Design alu, start of the top module:
module alu(OPA, OPB, CIN,INP_VALID, CLK, RST, CMD, CE, MODE, COUT, OFLOW, RES, G, E, L, ERR);
For scale: about 1300 cells after synthesis, roughly 0.010 mm^2 of cells after synthesis.
==> flow/config.mk <==
export PLATFORM = sky130hd
export DESIGN_NAME = alu
export DESIGN_NICKNAME = alu
export VERILOG_FILES = /design/flow/design.v
export SDC_FILE = /design/flow/constraint.sdc
export NUM_CORES = 4
export LEC_CHECK = 0
export CAP_MARGIN = 20
export CORE_MARGIN = 2
export CORE_UTILIZATION = 71
export CTS_CLUSTER_DIAMETER = 29
export CTS_CLUSTER_SIZE = 37
export HOLD_SLACK_MARGIN = -0.09
export PLACE_DENSITY = 0.65
export SLEW_MARGIN = 20
==> flow/constraint.sdc <==
create_clock -name core_clock -period 5.71 [get_ports {CLK}]
set_input_delay 1.1420 -clock core_clock [delete_from_list [all_inputs] [get_ports {CLK}]]
set_output_delay 1.1420 -clock core_clock [all_outputs]
set_load 0.01 [all_outputs]
run.sh (not shown) runs the stock make flow with config.mk's settings and CLKGATE_MAP_FILE=.
The baseline died in global routing (5_1_grt), error GRT-0232.
Next try:
--- a/flow/config.mk
+++ b/flow/config.mk
@@ -10,5 +10 @@
-export CORE_UTILIZATION = 71
-export CTS_CLUSTER_DIAMETER = 29
-export CTS_CLUSTER_SIZE = 37
-export HOLD_SLACK_MARGIN = -0.09
-export PLACE_DENSITY = 0.65
+export CORE_UTILIZATION = 64
==> flow/constraint.sdc (replaced) <==
create_clock -name core_clock -period 3.45 [get_ports {CLK}]
set_input_delay 0.6900 -clock core_clock [delete_from_list [all_inputs] [get_ports {CLK}]]
set_output_delay 0.6900 -clock core_clock [all_outputs]
set_load 0.01 [all_outputs]
Effect: The changed run aborted during global routing (5_1_grt) (GRT-0116); synthesized cell count stays the same; area after synthesis does not change; die size goes up by roughly a tenth.
Next try:
--- a/flow/config.mk
+++ b/flow/config.mk
@@ -10 +10,3 @@
-export CORE_UTILIZATION = 64
+export CORE_UTILIZATION = 66
+export CTS_CLUSTER_SIZE = 74
+export SETUP_SLACK_MARGIN = -0.34
==> flow/constraint.sdc (replaced) <==
create_clock -name core_clock -period 5.63 [get_ports {CLK}]
set_input_delay 1.1260 -clock core_clock [delete_from_list [all_inputs] [get_ports {CLK}]]
set_output_delay 1.1260 -clock core_clock [all_outputs]
set_load 0.01 [all_outputs]
Now the flow completed, yet does not pass: setup timing. Synthesized area does not change. Die area falls by a few percent. Synthesized cell count is unchanged.
Next try:
--- a/flow/config.mk
+++ b/flow/config.mk
@@ -7,0 +8 @@
+export ABC_AREA = 1
@@ -10,3 +11,2 @@
-export CORE_UTILIZATION = 66
-export CTS_CLUSTER_SIZE = 74
-export SETUP_SLACK_MARGIN = -0.34
+export CORE_UTILIZATION = 65
+export SETUP_SLACK_MARGIN = -0.12
==> flow/constraint.sdc (replaced) <==
create_clock -name core_clock -period 5.4 [get_ports {CLK}]
set_input_delay 1.0800 -clock core_clock [delete_from_list [all_inputs] [get_ports {CLK}]]
set_output_delay 1.0800 -clock core_clock [all_outputs]
set_load 0.01 [all_outputs]
Result: The changed run finished with setup timing left; power came out higher by 12%; global-route usage increases by 0.64 points; flip-flop count stays the same.


## harbor
Starting RTL as in the previous note.
// alu
module alu(OPA, OPB, CIN,INP_VALID, CLK, RST, CMD, CE, MODE, COUT, OFLOW, RES, G, E, L, ERR);
clock: 8.0 ns
lec_check: 0
cap_margin: 20
core_margin: 2
core_utilization: 56
cts_cluster_diameter: 392
cts_cluster_size: 99
hold_slack_margin: -0.09
setup_slack_margin: -0.75
slew_margin: 20
Relative to harbor, the following input files were edited for amber:
- CORE_ASPECT_RATIO now 1.88, previously not set
- CAP_MARGIN now 40, was 20
==> results <==
In the metrics for harbor and amber, the one carrying the lower final critical path time including I/O delays and setup is harbor.
The higher global-route wire length before repair of harbor and amber is in amber.
Global-route met2 utilization, harbor and amber: larger value in amber
The run showing the smaller global-route usage is harbor.
Compared with harbor, in amber final wirelength now larger, setup slack went down by 0.0040 ns.
Changes in onyx relative to amber:
- HOLD_SLACK_MARGIN: -0.09 -> 0.2
- CORE_UTILIZATION: 56 -> 40
- TNS_END_PERCENT: unset -> 55
- MAX_ROUTING_LAYER: unset -> met4
- ABC_AREA: unset -> 1
- CAP_MARGIN: 40 -> 20
- CTS_CLUSTER_SIZE: 99 -> 60
- CTS_CLUSTER_DIAMETER: 392 -> unset
- CORE_ASPECT_RATIO: 1.88 -> unset
- CELL_PAD_IN_SITES_GLOBAL_PLACEMENT: unset -> 2
- SETUP_SLACK_MARGIN: -0.75 -> 0.72
### Flow results
- onyx against amber: time the final worst path needs with I/O delays and setup shrank by 0.23 ns, vias after detailed routing grew by 873, achievable frequency grew by 3.3%.
- Compared with amber, in onyx total length of routed met2 wires picked up an extra 1100 um, wire length the detailed router placed on met1 picked up an extra about 50%, global-route wire length before repair moved up, static leakage rose 1.1 nW, required time of the worst setup path essentially unchanged.
- Against amber as the reference, onyx delivers a higher layout overhead on the synthesized area.
Power and IR drop assume default switching activity.
